==> flow/design.v (excerpt) <==
module cnm_top (
    input  logic               clk,
    input  logic               rst,
    input  logic               in_valid,
    input  logic signed [7:0]  rea,
    input  logic signed [7:0]  ima,
    input  logic signed [7:0]  req,
    input  logic signed [7:0]  imq,
    output logic               out_valid,
    output logic signed [15:0] rep,
    output logic signed [15:0] imp
);
    logic signed [7:0]  rea_r, ima_r, req_r, imq_r;
    logic               valid_r;
    logic signed [15:0] rep_c, imp_c;
    cnm cnm (.rep(rep_c), .imp(imp_c), .rea(rea_r), .ima(ima_r), .req(req_r), .imq(imq_r));
    always_ff @(posedge clk) begin
        rea_r <= rea;
        ima_r <= ima;
        req_r <= req;
        imq_r <= imq;
        rep   <= rep_c;
        imp   <= imp_c;
        if (rst) begin
            valid_r   <= 1'b0;
            out_valid <= 1'b0;
        end else begin
            valid_r   <= in_valid;
            out_valid <= valid_r;
        end
    end
endmodule
Size in the first run: about 66 flip-flops.
clock: 2.11 ns
lec_check: 0
cap_margin: 20
core_margin: 2
core_utilization: 72
cts_cluster_diameter: 354
cts_cluster_size: 27
max_routing_layer: met4
place_density_lb_addon: 0.21
setup_slack_margin: 0.61
slew_margin: 40
run.sh (not shown) runs the stock make flow with config.mk's settings and CLKGATE_MAP_FILE=.
The first run never finished: it broke off in 3_5_place_dp with DPL-0038.
Next try:
==> flow/config.mk (replaced) <==
export PLATFORM = sky130hd
export DESIGN_NAME = cnm_top
export DESIGN_NICKNAME = cnm_top
export VERILOG_FILES = /design/flow/design.v
export SDC_FILE = /design/flow/constraint.sdc
export NUM_CORES = 4
export LEC_CHECK = 0
export CAP_MARGIN = 20
export CORE_MARGIN = 2
export CORE_UTILIZATION = 40
export CTS_CLUSTER_SIZE = 55
export PLACE_DENSITY_LB_ADDON = 0.16
export SLEW_MARGIN = 35
export TNS_END_PERCENT = 80
==> flow/constraint.sdc (replaced) <==
create_clock -name core_clock -period 7.0 [get_ports {clk}]
set_input_delay 1.4000 -clock core_clock [delete_from_list [all_inputs] [get_ports {clk}]]
set_output_delay 1.4000 -clock core_clock [all_outputs]
set_load 0.01 [all_outputs]
The changed run completed with no timing, DRC or antenna violations.
Die area came out higher by 77%.
Area after synthesis does not change.
Synthesized cell count stays the same.
Next try:
==> flow/config.mk (replaced) <==
export PLATFORM = sky130hd
export DESIGN_NAME = cnm_top
export DESIGN_NICKNAME = cnm_top
export VERILOG_FILES = /design/flow/design.v
export SDC_FILE = /design/flow/constraint.sdc
export NUM_CORES = 4
export LEC_CHECK = 0
export ABC_AREA = 1
export CAP_MARGIN = 20
export CORE_ASPECT_RATIO = 0.5
export CORE_MARGIN = 8
export CORE_UTILIZATION = 66
export CTS_CLUSTER_DIAMETER = 203
export CTS_CLUSTER_SIZE = 100
export SLEW_MARGIN = 20
export TNS_END_PERCENT = 20
Outcome: The changed run completed without violations. Sequential share of layout area came out higher by 0.14 points. First-iteration DRC count rises by 57%. Final cell count came out higher by about 14%. Die size falls by 21%.
Next try:
==> flow/config.mk (replaced) <==
export PLATFORM = sky130hd
export DESIGN_NAME = cnm_top
export DESIGN_NICKNAME = cnm_top
export VERILOG_FILES = /design/flow/design.v
export SDC_FILE = /design/flow/constraint.sdc
export NUM_CORES = 4
export LEC_CHECK = 0
export CAP_MARGIN = 20
export CORE_MARGIN = 2
export CORE_UTILIZATION = 40
export CTS_CLUSTER_SIZE = 20
export SLEW_MARGIN = 35
export TNS_END_PERCENT = 80
Non-clock buffer count rises by 69.
Clock skew decreases by 0.0041 ns.
Utilization came out lower by 24 points.
Via count falls by 15%.
Next try:
--- a/flow/config.mk
+++ b/flow/config.mk
@@ -7,0 +8 @@
+export ABC_AREA = 0
@@ -8,0 +10 @@
+export CORE_ASPECT_RATIO = 1.84
@@ -10,4 +12,4 @@
-export CORE_UTILIZATION = 40
-export CTS_CLUSTER_SIZE = 20
-export SLEW_MARGIN = 35
-export TNS_END_PERCENT = 80
+export CORE_UTILIZATION = 35
+export CTS_CLUSTER_DIAMETER = 378
+export CTS_CLUSTER_SIZE = 100
+export SLEW_MARGIN = 20
The new run passed the timing, DRC and antenna checks.
Final area rises by a few percent.
Count of clock-buffer cells in the layout went down by 1.
Final cell count is higher by a few percent.
Next try:
--- a/flow/config.mk
+++ b/flow/config.mk
@@ -8 +7,0 @@
-export ABC_AREA = 0
@@ -10 +8,0 @@
-export CORE_ASPECT_RATIO = 1.84
@@ -12,3 +10,3 @@
-export CORE_UTILIZATION = 35
-export CTS_CLUSTER_DIAMETER = 378
-export CTS_CLUSTER_SIZE = 100
+export CORE_UTILIZATION = 40
+export CTS_CLUSTER_SIZE = 84
+export SETUP_SLACK_MARGIN = 0.07
Effect: The new run went through all stages and came out clean. Clock skew goes down by 0.0051 ns. Count of clock-buffer cells in the layout stays the same. Setup slack improved by 0.14 ns. Hold slack got worse by 0.014 ns.

========
cnm_top again, from the RTL that the note above started with.
==> flow/design.v (excerpt) <==
module cnm_top (
    input  logic               clk,
    input  logic               rst,
    input  logic               in_valid,
    input  logic signed [7:0]  rea,
    input  logic signed [7:0]  ima,
    input  logic signed [7:0]  req,
    input  logic signed [7:0]  imq,
    output logic               out_valid,
    output logic signed [15:0] rep,
    output logic signed [15:0] imp
);
make LEC_CHECK=0 ABC_AREA=1 CAP_MARGIN=0 CORE_ASPECT_RATIO=0.5 CORE_MARGIN=2 CORE_UTILIZATION=72 CTS_CLUSTER_DIAMETER=373 CTS_CLUSTER_SIZE=99 PLACE_DENSITY=0.42 SETUP_SLACK_MARGIN=1.78 SLEW_MARGIN=20 TNS_END_PERCENT=5 finish   # period 6.23 ns
The first run completed, yet does not pass: negative setup slack.
Rerun with:
- ABC_AREA: 1 -> 0
- CAP_MARGIN: 0 -> 40
- CORE_ASPECT_RATIO: 0.5 -> unset
- CTS_CLUSTER_DIAMETER: 373 -> 394
- CTS_CLUSTER_SIZE: 99 -> 98
- PLACE_DENSITY: 0.42 -> unset
- SETUP_SLACK_MARGIN: 1.78 -> 0.89
- clock period: 6.23 -> 3.06 ns (I/O delays scaled with it)
This time the run never finished: it broke off in clock tree synthesis with DPL-0038.
Area after synthesis shrinks by about 8%.
Die area shrinks by 8.4%.
Synthesized cell count shrinks by 24%.
Rerun with:
- ABC_AREA: 0 -> unset
- CAP_MARGIN: 40 -> 20
- CORE_UTILIZATION: 72 -> 40
- CTS_CLUSTER_DIAMETER: 394 -> unset
- CTS_CLUSTER_SIZE: 98 -> unset
- SETUP_SLACK_MARGIN: 0.89 -> unset
- TNS_END_PERCENT: 5 -> unset
- clock period: 3.06 -> 6.85 ns (I/O delays scaled with it)
- With this change the flow ran to the end with no violations
- area after synthesis does not change
- die area rose by 77%
- synthesized cell count stays the same
Rerun with:
- ABC_AREA: unset -> 1
- CORE_UTILIZATION: 40 -> 72
- CTS_CLUSTER_DIAMETER: unset -> 394
- CTS_CLUSTER_SIZE: unset -> 98
- clock period: 6.85 -> 3.06 ns (I/O delays scaled with it)
Effect:
- With this change the flow failed in detailed placement
- synthesized area climbs by roughly a tenth
- synthesized cell count climbs by a quarter to a third
- die size drops by well over a third
